==> inputs of run F <==
==> flow/design.v <==
module gca_dlnv(
    input [31:0]    coord0,
    input [31:0]    coord1,
    input           ld,
    input           step,
    input           CLK,
    output          FC,
    output [20:0]   ADDR
);
    reg         [15:0] x0;
    reg         [15:0] y0;
    wire        [15:0] x1;
    wire        [15:0] y1;
    reg  signed [15:0] dx, dy;
    reg  signed [15:0] sx, sy;
    reg  signed [15:0] error;
    wire signed [15:0] e2;
    assign x1 = {5'b0, coord1[10:0]};
    assign y1 = {6'b0, coord1[20:11]};
    assign e2 = error <<< 1;
    assign ADDR = {y0[9:0], x0[10:0]};
    assign FC = !ld && (x0 == x1 && y0 == y1 || e2 >= dy && x0 == x1 || e2 <= dx && y0 == y1);
    always @(posedge CLK) begin
        if(ld) begin
            x0 <= {5'b0, coord0[10:0]};
            y0 <= {6'b0, coord0[20:11]};
            sx <= (x0 > x1) ? -16'd1 : 16'd1;
            sy <= (y0 > y1) ? -16'd1 : 16'd1;
            dx <= (x0 < x1) ? (x1 - x0) : (x0 - x1);
            dy <= (y1 < y0) ? (y1 - y0) : (y0 - y1);
            error <= dx + dy;
        end
        if(step && !ld) begin
            if(e2 >= dy) x0 <= x0 + sx;
            if(e2 <= dx) y0 <= y0 + sy;
            if(e2 >= dy && e2 <= dx)
                error <= error + dx + dy;
            else if(e2 >= dy)
                error <= error + dy;
            else if(e2 <= dx)
                error <= error + dx;
        end
    end
endmodule
==> flow/run.sh <==
#!/bin/bash
# the make line also repeats each setting of config.mk as NAME=value (left out here)
make -C /OpenROAD-flow-scripts/flow DESIGN_CONFIG=/design/flow/config.mk WORK_HOME=/design/flow/orfs CLKGATE_MAP_FILE= finish
==> flow/config.mk <==
export PLATFORM = sky130hd
export DESIGN_NAME = gca_dlnv
export DESIGN_NICKNAME = gca_dlnv
export VERILOG_FILES = /design/flow/design.v
export SDC_FILE = /design/flow/constraint.sdc
export NUM_CORES = 4
export LEC_CHECK = 0
export CAP_MARGIN = 20
export CORE_MARGIN = 7
export CORE_UTILIZATION = 40
export HOLD_SLACK_MARGIN = 0.06
export MAX_ROUTING_LAYER = met4
export MIN_ROUTING_LAYER = met2
export PLACE_DENSITY_LB_ADDON = 0.25
export SLEW_MARGIN = 10
export TNS_END_PERCENT = 80
==> flow/constraint.sdc <==
create_clock -name core_clock -period 6.99 [get_ports {CLK}]
set_input_delay 1.3980 -clock core_clock [delete_from_list [all_inputs] [get_ports {CLK}]]
set_output_delay 1.3980 -clock core_clock [all_outputs]
set_load 0.01 [all_outputs]
==> run B (differences from run F) <==
- CORE_MARGIN: 7 -> 2
- CORE_UTILIZATION: 40 -> 39
- HOLD_SLACK_MARGIN: 0.06 -> unset
- MAX_ROUTING_LAYER: met4 -> unset
- MIN_ROUTING_LAYER: met2 -> unset
- PLACE_DENSITY_LB_ADDON: 0.25 -> unset
- SLEW_MARGIN: 10 -> 20
- TNS_END_PERCENT: 80 -> unset
==> flow/constraint.sdc (replaced) <==
create_clock -name core_clock -period 4.56 [get_ports {CLK}]
set_input_delay 0.9120 -clock core_clock [delete_from_list [all_inputs] [get_ports {CLK}]]
set_output_delay 0.9120 -clock core_clock [all_outputs]
set_load 0.01 [all_outputs]
==> run X (differences from run F) <==
- CORE_MARGIN: 7 -> 2
- CTS_CLUSTER_DIAMETER: unset -> 397
- CTS_CLUSTER_SIZE: unset -> 44
- HOLD_SLACK_MARGIN: 0.06 -> unset
- MAX_ROUTING_LAYER: met4 -> unset
- MIN_ROUTING_LAYER: met2 -> unset
- PLACE_DENSITY_LB_ADDON: 0.25 -> 0.12
- SLEW_MARGIN: 10 -> 20
- TNS_END_PERCENT: 80 -> 5
==> flow/constraint.sdc (replaced) <==
create_clock -name core_clock -period 5.0 [get_ports {CLK}]
set_input_delay 1.0000 -clock core_clock [delete_from_list [all_inputs] [get_ports {CLK}]]
set_output_delay 1.0000 -clock core_clock [all_outputs]
set_load 0.01 [all_outputs]
==> run G (differences from run F) <==
- CORE_MARGIN: 7 -> 2
- CORE_UTILIZATION: 40 -> 72
- CTS_CLUSTER_DIAMETER: unset -> 32
- CTS_CLUSTER_SIZE: unset -> 80
- HOLD_SLACK_MARGIN: 0.06 -> unset
- MAX_ROUTING_LAYER: met4 -> unset
- MIN_ROUTING_LAYER: met2 -> unset
- PLACE_DENSITY_LB_ADDON: 0.25 -> 0.04
- SETUP_SLACK_MARGIN: unset -> 0.73
- SLEW_MARGIN: 10 -> 20
- TNS_END_PERCENT: 80 -> unset
==> flow/constraint.sdc (replaced) <==
create_clock -name core_clock -period 4.52 [get_ports {CLK}]
set_input_delay 0.9040 -clock core_clock [delete_from_list [all_inputs] [get_ports {CLK}]]
set_output_delay 0.9040 -clock core_clock [all_outputs]
set_load 0.01 [all_outputs]
==> qor summary <==
metric                                                              run G                       run F           run X                             run B
Post-placement setup slack                                       0.254 ns                     1.24 ns        0.470 ns                          0.257 ns
Data required time at the worst endpoint                          4.80 ns                     5.59 ns         4.00 ns                           3.65 ns
Area after DPL                                               11,100 sq um                11,100 sq um    11,300 sq um                      11,300 sq um
WL final                                                   28,400 microns              29,200 microns  28,400 microns                    27,600 microns
Total vias in the final route                                       9,920                      13,000           9,117                             9,213
Non-clock buffer contribution to total cell area                    9.06%                       5.93%           7.28%                             7.59%
Arr. time, crit path                                              4.21 ns                     4.35 ns         3.47 ns                           3.38 ns
Clock slew at reported path FFs                                   0.07 ns                     0.07 ns         0.07 ns                           0.06 ns
Peak per-stage delay on the critical path                         0.44 ns                     0.64 ns         0.56 ns                           0.54 ns
Run status                               no timing/DRC/antenna violations  complete, but fails checks  no timing/DRC/antenna violations  no timing/DRC/antenna violations
Violated checks                                                         -                         DRC               -                                 -
Cell mode on critical path                        sky130_fd_sc_hd__nor2_1                           -               -  sky130_fd_sc_hd__clkdlybuf4s50_1
Slew at the pin closest to its max-slew limit                    0.661 ns                     1.02 ns        0.715 ns                          0.878 ns


==> try-willow: inputs <==
Starts from the design.v that is shown in full above.
Settings: LEC_CHECK=0, CAP_MARGIN=20, CORE_MARGIN=10, CORE_UTILIZATION=40, CTS_CLUSTER_DIAMETER=397, CTS_CLUSTER_SIZE=98, PLACE_DENSITY=0.38, SLEW_MARGIN=20, TNS_END_PERCENT=5; clock period 5.0 ns.
run.sh (not shown) runs the stock make flow with config.mk's settings and CLKGATE_MAP_FILE=.
==> try-umber (differences from try-willow) <==
- CAP_MARGIN: 20 -> 15
- CORE_MARGIN: 10 -> 2
- CORE_UTILIZATION: 40 -> 72
- CTS_CLUSTER_DIAMETER: 397 -> not set
- CTS_CLUSTER_SIZE: 98 -> not set
- PLACE_DENSITY: 0.38 -> not set
- SETUP_SLACK_MARGIN: not set -> -0.27
- TNS_END_PERCENT: 5 -> not set
==> flow/constraint.sdc (replaced) <==
create_clock -name core_clock -period 3.9 [get_ports {CLK}]
set_input_delay 0.7800 -clock core_clock [delete_from_list [all_inputs] [get_ports {CLK}]]
set_output_delay 0.7800 -clock core_clock [all_outputs]
set_load 0.01 [all_outputs]
==> summary.txt <==
Entry: Yosys synthesis followed by OpenROAD place and route.

Timing:
- The run gives the setup slack of the critical path after layout as -0.1216 ns.
- The run puts the number of setup violations in the final report at 2.

Layout:
- The run puts the proportion of cell area spent on the clock network at 2.656%.
- The run puts the total non-filler cell area in the finished layout at 11,780 um^2.
- The run puts the logic area at 7720 um^2.

Route:
- The run puts the average routed wire per standard cell at 18.33 um.
- Per the detail_route log, met2 wirelength is 13,200 um.

Run status:
- The flow ran to the end, but the layout failed its checks.
- Failing layout checks were recorded as setup timing.
-- figures above: try-umber

==> summary.txt <==
Entry: Yosys synthesis followed by OpenROAD place and route.

Layout:
- Summing all non-filler instances in the final layout gives an area of 11,610 um^2.
- The run puts the proportion of cell area spent on the clock network at 2.650%.
- The run puts the logic area at 7695 um^2.

Timing:
- The run puts the setup slack of the critical path after layout at 0.4512 ns.
- Endpoints with negative setup slack in the final report add up to 0.

Critical path:
- The critical path ends at FC.

GRT:
- The via count of the first global-routing pass is 9,229.

Route:
- The detailed router reports a met2 wire length of 14,160 um.
- The run puts the average routed wire per standard cell at 18.65 um.

Run status:
- The run finished with no timing, DRC or antenna violations.
-- figures above: try-willow



==> lagoon <==
RTL: the design.v shown in full above, as it stands there.
Settings: LEC_CHECK=0, ABC_AREA=1, CAP_MARGIN=5, CORE_MARGIN=2, CORE_UTILIZATION=72, CTS_CLUSTER_DIAMETER=376, CTS_CLUSTER_SIZE=99, SETUP_SLACK_MARGIN=0.25, SLEW_MARGIN=20; clock period 4.06 ns.
==> inputs of yarrow, as changes to lagoon <==
- ABC_AREA: 1 -> default
- CAP_MARGIN: 5 -> 20
- CORE_UTILIZATION: 72 -> 40
- CTS_CLUSTER_DIAMETER: 376 -> default
- CTS_CLUSTER_SIZE: 99 -> default
- SETUP_SLACK_MARGIN: 0.25 -> default
==> flow/constraint.sdc (replaced) <==
create_clock -name core_clock -period 4.56 [get_ports {CLK}]
set_input_delay 0.9120 -clock core_clock [delete_from_list [all_inputs] [get_ports {CLK}]]
set_output_delay 0.9120 -clock core_clock [all_outputs]
set_load 0.01 [all_outputs]
==> inputs of delta, as changes to lagoon <==
- ABC_AREA: 1 -> default
- CAP_MARGIN: 5 -> 20
- CORE_UTILIZATION: 72 -> 11
- CTS_CLUSTER_DIAMETER: 376 -> default
- CTS_CLUSTER_SIZE: 99 -> default
- SETUP_SLACK_MARGIN: 0.25 -> default
==> flow/constraint.sdc (replaced) <==
create_clock -name core_clock -period 5.19 [get_ports {CLK}]
set_input_delay 1.0380 -clock core_clock [delete_from_list [all_inputs] [get_ports {CLK}]]
set_output_delay 1.0380 -clock core_clock [all_outputs]
set_load 0.01 [all_outputs]
==> results.rst <==
Flow metrics
------------

.. list-table::
   :header-rows: 1

   * - Metric
     - Value
   * - Main area contributors
     - ha_1, nand2_1, edfxtp_1
   * - Footprint of the multi-input gates
     - 8000 sq um
   * - Nets in the synthesized netlist
     - between 1500 and 2000
   * - Highest cell delay on the worst timing path
     - approximately 0.45 ns
   * - Clock tree buffer count of the final layout
     - 10
   * - Result of the run
     - finished clean
   * - # Taps
     - approximately 190
   * - Worst slack at placement
     - roughly 0.083 ns
   * - Synth cell types
     - ~50
   * - Final Util
     - 0.805
That was lagoon.
==> results.rst <==
Flow metrics
------------

.. list-table::
   :header-rows: 1

   * - Metric
     - Value
   * - Result of the run
     - finished clean
   * - # Taps
     - around 1300
   * - Cell family with most CP delay
     - buffers and inverters
   * - Synth cell types
     - ~85
   * - Reg2reg path depth
     - 17
   * - Main area contributors
     - ha_1, edfxtp_1, dfxtp_1
   * - Clock tree buffer count of the final layout
     - 11
   * - Worst slack at placement
     - ~0.5 ns
   * - Highest cell delay on the worst timing path
     - between 0.5 and 0.6 ns
   * - XOR/XNOR Fraction of Synth Area
     - 0.0792
That was delta.
==> results.rst <==
Flow metrics
------------

.. list-table::
   :header-rows: 1

   * - Metric
     - Value
   * - Growth of design area from synthesis to finish
     - 13.2%
   * - Result of the run
     - finished clean
   * - Final Util
     - 0.463
   * - Synth cell types
     - roughly 85
   * - Footprint of the multi-input gates
     - 7700 sq um
   * - Met1 Use GR
     - 0.290
   * - Clock tree buffer count of the final layout
     - 10
   * - Highest cell delay on the worst timing path
     - 0.56 ns
   * - Fraction of standard cell area that is sequential
     - 0.167
   * - Main area contributors
     - ha_1, edfxtp_1, dfxtp_1
   * - Aoi/oai-family share of the synthesized area
     - 0.253
   * - # Taps
     - 330
   * - Worst slack at placement
     - 0.266 ns
   * - Nets in the synthesized netlist
     - 1498
   * - Slowest cell on crit path
     - clkdlybuf4s50_1
That was yarrow.


==> try-ember <==
RTL: the design.v shown in full above, as it stands there.
clock: 4.79 ns
lec_check: 0
cap_margin: 0
cell_pad_in_sites_global_placement: 2
core_aspect_ratio: 1.92
core_margin: 8
core_utilization: 40
cts_cluster_size: 49
gpl_timing_driven: 0
min_routing_layer: met2
setup_slack_margin: 1.18
slew_margin: 15
==> inputs of try-amber, as changes to try-ember <==
==> flow/config.mk (replaced) <==
export PLATFORM = sky130hd
export DESIGN_NAME = gca_dlnv
export DESIGN_NICKNAME = gca_dlnv
export VERILOG_FILES = /design/flow/design.v
export SDC_FILE = /design/flow/constraint.sdc
export NUM_CORES = 4
export LEC_CHECK = 0
export CAP_MARGIN = 35
export CORE_MARGIN = 2
export CORE_UTILIZATION = 72
export CTS_CLUSTER_DIAMETER = 238
export HOLD_SLACK_MARGIN = -0.1
export PLACE_DENSITY = 0.91
export SLEW_MARGIN = 20
export TNS_END_PERCENT = 40
==> flow/constraint.sdc (replaced) <==
create_clock -name core_clock -period 3.7 [get_ports {CLK}]
set_input_delay 0.7400 -clock core_clock [delete_from_list [all_inputs] [get_ports {CLK}]]
set_output_delay 0.7400 -clock core_clock [all_outputs]
set_load 0.01 [all_outputs]
==> inputs of try-juniper, as changes to try-ember <==
==> flow/config.mk (replaced) <==
export PLATFORM = sky130hd
export DESIGN_NAME = gca_dlnv
export DESIGN_NICKNAME = gca_dlnv
export VERILOG_FILES = /design/flow/design.v
export SDC_FILE = /design/flow/constraint.sdc
export NUM_CORES = 4
export LEC_CHECK = 0
export CAP_MARGIN = 30
export CORE_MARGIN = 2
export CORE_UTILIZATION = 72
export CTS_CLUSTER_DIAMETER = 32
export CTS_CLUSTER_SIZE = 80
export PLACE_DENSITY_LB_ADDON = 0.04
export SETUP_SLACK_MARGIN = 0.53
export SLEW_MARGIN = 20
==> flow/constraint.sdc (replaced) <==
create_clock -name core_clock -period 4.13 [get_ports {CLK}]
set_input_delay 0.8260 -clock core_clock [delete_from_list [all_inputs] [get_ports {CLK}]]
set_output_delay 0.8260 -clock core_clock [all_outputs]
set_load 0.01 [all_outputs]
==> comparison <==
try-juniper passed the timing, DRC and antenna checks. try-amber reached the layout checks and failed them: negative setup slack. try-ember went through all stages and came out clean.
Sequential cell count is the same in try-juniper and try-amber.
Between try-juniper and try-ember, the lower via count is in try-juniper (gap about 30%, measured against try-ember).
Clock-buffer cell count: try-ember is lower than try-juniper (2).
Non-clock buffer count: try-ember > try-amber > try-juniper.
The lowest clock skew belongs to try-amber, the highest to try-ember.
In synthesized area, try-juniper and try-ember do not differ.


==> inputs of build 95 <==
RTL: the design.v shown in full above, as it stands there.
clock: 6.99 ns
lec_check: 0
abc_area: 1
cap_margin: 10
cell_pad_in_sites_detail_placement: 2
cell_pad_in_sites_global_placement: 2
core_aspect_ratio: 0.57
core_margin: 7
core_utilization: 23
cts_cluster_size: 98
hold_slack_margin: 0.06
max_routing_layer: met4
min_routing_layer: met1
place_density_lb_addon: 0.14
slew_margin: 10
tns_end_percent: 80
==> inputs of trial 64, as changes to build 95 <==
Settings changed: CELL_PAD_IN_SITES_DETAIL_PLACEMENT 2 to default, CELL_PAD_IN_SITES_GLOBAL_PLACEMENT 2 to default, CORE_ASPECT_RATIO 0.57 to default, CORE_MARGIN 7 to 2, CORE_UTILIZATION 23 to 69, CTS_CLUSTER_DIAMETER from default to 50, CTS_CLUSTER_SIZE 98 to 100, GPL_ROUTABILITY_DRIVEN from default to 0, GPL_TIMING_DRIVEN from default to 1, HOLD_SLACK_MARGIN 0.06 to default, MAX_ROUTING_LAYER met4 to default, PLACE_DENSITY_LB_ADDON 0.14 to 0.18, SLEW_MARGIN 10 to 30, TNS_END_PERCENT 80 to 5.
==> flow/constraint.sdc (replaced) <==
create_clock -name core_clock -period 4.19 [get_ports {CLK}]
set_input_delay 0.8380 -clock core_clock [delete_from_list [all_inputs] [get_ports {CLK}]]
set_output_delay 0.8380 -clock core_clock [all_outputs]
set_load 0.01 [all_outputs]
==> notes <==
Trial 64 completed without violations. Build 95 completed with no timing, DRC or antenna violations. In trial 64 the final area is lower than in build 95, by about 4%. Of build 95 and trial 64, trial 64 has the higher via count (gap 1.8%, measured against trial 64).
